==> inputs of wip/tundra <==
## pwm_hw
module pwm_hw(
input clk,      			 
input reset,  			     
input red,                   
input green,                 
input blue,                  
output [19:0] Red_High_HW,   
output [19:0] Red_Low_HW,    
output [19:0] Green_High_HW, 
output [19:0] Green_Low_HW,  
output [19:0] Blue_High_HW,  
output [19:0] Blue_Low_HW    
             );
HW_PWM Red(.clk(clk),.reset(reset),.Colour_input(red),.High_Count(Red_High_HW),.Low_Count(Red_Low_HW));           
HW_PWM Green(.clk(clk),.reset(reset),.Colour_input(green),.High_Count(Green_High_HW), .Low_Count(Green_Low_HW));  
HW_PWM Blue(.clk(clk),.reset(reset),.Colour_input(blue),.High_Count(Blue_High_HW), .Low_Count(Blue_Low_HW));      
endmodule
Settings: LEC_CHECK=0, CAP_MARGIN=20, CELL_PAD_IN_SITES_GLOBAL_PLACEMENT=1, CORE_MARGIN=2, CORE_UTILIZATION=58, CTS_CLUSTER_DIAMETER=340, CTS_CLUSTER_SIZE=100, HOLD_SLACK_MARGIN=-0.05, PLACE_DENSITY=0.89, SETUP_SLACK_MARGIN=0.25, SLEW_MARGIN=20, TNS_END_PERCENT=20; clock period 2.0 ns.
run.sh (not shown) runs the stock make flow with config.mk's settings and CLKGATE_MAP_FILE=.
==> wip/violet (differences from wip/tundra) <==
Settings changed: CELL_PAD_IN_SITES_GLOBAL_PLACEMENT 1 to default, CORE_UTILIZATION 58 to 40, CTS_CLUSTER_DIAMETER 340 to default, CTS_CLUSTER_SIZE 100 to default, HOLD_SLACK_MARGIN -0.05 to default, PLACE_DENSITY 0.89 to 0.6, SETUP_SLACK_MARGIN 0.25 to default, TNS_END_PERCENT 20 to default.
==> flow/constraint.sdc (replaced) <==
create_clock -name core_clock -period 1.79 [get_ports {clk}]
set_input_delay 0.3580 -clock core_clock [delete_from_list [all_inputs] [get_ports {clk}]]
set_output_delay 0.3580 -clock core_clock [all_outputs]
set_load 0.01 [all_outputs]
==> results.txt <==
run metrics: PnR Total Power=0.007485 W, crit-path max cell delay=0.55 ns, relative slew slack=75.56%, Die ar.=13,420 um2, DR WL/cell=15.41 um, die height=115.9 um, outcome=finished clean, Comb area=3412 um2, Clock Power Share=45.5%, combinational share of cell area=36.08%
# the run above: wip/tundra

==> results.txt <==
run metrics: outcome=finished clean, yosys synthesis chip area=7258 um2, Comb area=3386 um2, Clock Power Share=46.8%, PnR Total Power=0.008632 W, synthesized area=just over 7000 um2, Placement Cell Area=9131 um2, crit-path max cell delay=about 0.56 ns, combinational share of cell area=34.63%, Die ar.=19,240 um2, relative slew slack=about three quarters, die height=138.7 um, met1 usage=a little over a fifth, vias per inst=4.929
# the run above: wip/violet


==> inputs of run K <==
pwm_hw again, from the RTL that the note above started with.
clock: 1.53 ns
lec_check: 0
abc_area: 1
cap_margin: 20
cell_pad_in_sites_detail_placement: 2
core_aspect_ratio: 0.57
core_margin: 6
core_utilization: 20
cts_cluster_size: 32
gpl_routability_driven: 0
hold_slack_margin: 0.27
max_routing_layer: met5
min_routing_layer: met1
place_density_lb_addon: 0.01
slew_margin: 0
tns_end_percent: 85
==> run G (differences from run K) <==
ABC_AREA = 0   (was 1)
CORE_UTILIZATION = 42   (was 20)
CTS_CLUSTER_SIZE = not set   (was 32)
MIN_ROUTING_LAYER = met2   (was met1)
SLEW_MARGIN = 10   (was 0)
==> results <==
- Of run K and run G, run G has the higher synthesized area (gap 2.2%, measured against run G).
- Synthesized cell count: run G is lower than run K (about 23%).
- Run K completed without violations. Run G did not get past clock tree synthesis with DPL-0033.
- Against run G, the die area of run K is larger by 95%.

==> ember: inputs <==
==> flow/design.v <==
module pwm_hw(
input clk,      			 
input reset,  			     
input red,                   
input green,                 
input blue,                  
output [19:0] Red_High_HW,   
output [19:0] Red_Low_HW,    
output [19:0] Green_High_HW, 
output [19:0] Green_Low_HW,  
output [19:0] Blue_High_HW,  
output [19:0] Blue_Low_HW    
             );
HW_PWM Red(.clk(clk),.reset(reset),.Colour_input(red),.High_Count(Red_High_HW),.Low_Count(Red_Low_HW));           
HW_PWM Green(.clk(clk),.reset(reset),.Colour_input(green),.High_Count(Green_High_HW), .Low_Count(Green_Low_HW));  
HW_PWM Blue(.clk(clk),.reset(reset),.Colour_input(blue),.High_Count(Blue_High_HW), .Low_Count(Blue_Low_HW));      
endmodule
module HW_PWM(
input clk,                     
input reset,                   
input Colour_input,            
output reg [19:0] High_Count,  
output reg [19:0] Low_Count    
            );
reg PrevPwm;                   
reg [19:0]Count;               
always@(posedge clk)
begin
if (!reset)                    
    begin
	Count<=20'b0;
	High_Count<=20'b0;
	Low_Count<=20'b0;          
	PrevPwm<=1'b0;
	end
else if(Colour_input==1)       
   begin
	if(PrevPwm!=Colour_input)  
		begin
 		Low_Count<=Count;      
		PrevPwm<=1'b1;         
		Count<=20'b0;          
		end
	else
		begin                  
		Count<=Count+1'b1;     
		end
  end
else if(Colour_input==0)       
	begin
	if(PrevPwm!=Colour_input)  
		begin
		High_Count<=Count;     
		PrevPwm<=Colour_input; 
		Count<=20'b0;          
		end
else
     begin                     
     Count<=Count+1'b1;        
     end     
end
end			
endmodule			
==> flow/run.sh <==
#!/bin/bash
# the make line also repeats each setting of config.mk as NAME=value (left out here)
make -C /OpenROAD-flow-scripts/flow DESIGN_CONFIG=/design/flow/config.mk WORK_HOME=/design/flow/orfs CLKGATE_MAP_FILE= finish
==> flow/config.mk <==
export PLATFORM = sky130hd
export DESIGN_NAME = pwm_hw
export DESIGN_NICKNAME = pwm_hw
export VERILOG_FILES = /design/flow/design.v
export SDC_FILE = /design/flow/constraint.sdc
export NUM_CORES = 4
export LEC_CHECK = 0
export ABC_AREA = 1
export CAP_MARGIN = 20
export CELL_PAD_IN_SITES_DETAIL_PLACEMENT = 2
export CORE_ASPECT_RATIO = 0.57
export CORE_MARGIN = 6
export CORE_UTILIZATION = 20
export CTS_CLUSTER_DIAMETER = 363
export CTS_CLUSTER_SIZE = 32
export GPL_ROUTABILITY_DRIVEN = 0
export HOLD_SLACK_MARGIN = 0.27
export MAX_ROUTING_LAYER = met5
export MIN_ROUTING_LAYER = met1
export PLACE_DENSITY_LB_ADDON = 0.01
export SLEW_MARGIN = 0
export TNS_END_PERCENT = 90
==> flow/constraint.sdc <==
create_clock -name core_clock -period 1.53 [get_ports {clk}]
set_input_delay 0.3060 -clock core_clock [delete_from_list [all_inputs] [get_ports {clk}]]
set_output_delay 0.3060 -clock core_clock [all_outputs]
set_load 0.01 [all_outputs]
==> quartz (differences from ember) <==
- ABC_AREA: 1 -> not set
- CELL_PAD_IN_SITES_DETAIL_PLACEMENT: 2 -> not set
- CORE_ASPECT_RATIO: 0.57 -> not set
- CORE_MARGIN: 6 -> 2
- CORE_UTILIZATION: 20 -> 72
- CTS_CLUSTER_DIAMETER: 363 -> not set
- CTS_CLUSTER_SIZE: 32 -> not set
- GPL_ROUTABILITY_DRIVEN: 0 -> not set
- HOLD_SLACK_MARGIN: 0.27 -> not set
- MAX_ROUTING_LAYER: met5 -> not set
- MIN_ROUTING_LAYER: met1 -> not set
- PLACE_DENSITY_LB_ADDON: 0.01 -> 0.24
- SETUP_SLACK_MARGIN: not set -> -0.07
- SLEW_MARGIN: 0 -> 20
- TNS_END_PERCENT: 90 -> not set
==> flow/constraint.sdc (replaced) <==
create_clock -name core_clock -period 1.32 [get_ports {clk}]
set_input_delay 0.2640 -clock core_clock [delete_from_list [all_inputs] [get_ports {clk}]]
set_output_delay 0.2640 -clock core_clock [all_outputs]
set_load 0.01 [all_outputs]
==> results.txt <==
Implementation results

The flow ran to the end and the layout has no timing, DRC or antenna violations. In this run, the synthesized area fraction spent on and/or/nand/nor cells is recorded as 19.5%. For the worst flop-to-flop path, the logic depth is 7. The final HPWL from detailed placement is 21.6 mm. OpenROAD emitted warnings numbering 29. For this run, the detailed router reports a per-instance via density of 4.29. After Yosys synthesis, AND-OR and OR-AND compound gates account for 20.3% of the synthesized area. The sum of negative setup slack is 0 ns.

The layout has 20 clock buffers. The worst setup path endpoint is Red.Count[15]$_SDFF_PP0_. Hold-check failures listed in the final report amount to 0.

The initial antenna violation count is 0. The multi-input gate area in the final layout is 2940 um^2.
# the run above: ember

==> results.txt <==
Physical implementation

The chip footprint is 10,900 um^2. The synthesized design contains 0 enable-type register cells. The fraction of the mapped netlist area in simple logic gates is 21.0%. The largest total area in the synthesized netlist belongs to dfxtp_1. Of the total synthesized cell area, the portion taken by AND-OR and OR-AND cells is 2.47%. The final HPWL from detailed placement is 17.1 mm. The cell area that synthesis handed to floorplanning was 7260 um^2. In this run the cell area measured after placement is 9350 um^2. The first error in the log reads "[ERROR DPL-0038] Utilization greater than 100%, impossible to legalize".

The area of the core is 9770 um^2. The run stopped with a tool error. The die span in x is 104 um.

The run ended at 4_1_cts.
# the run above: quartz

Power and IR drop assume default switching activity.
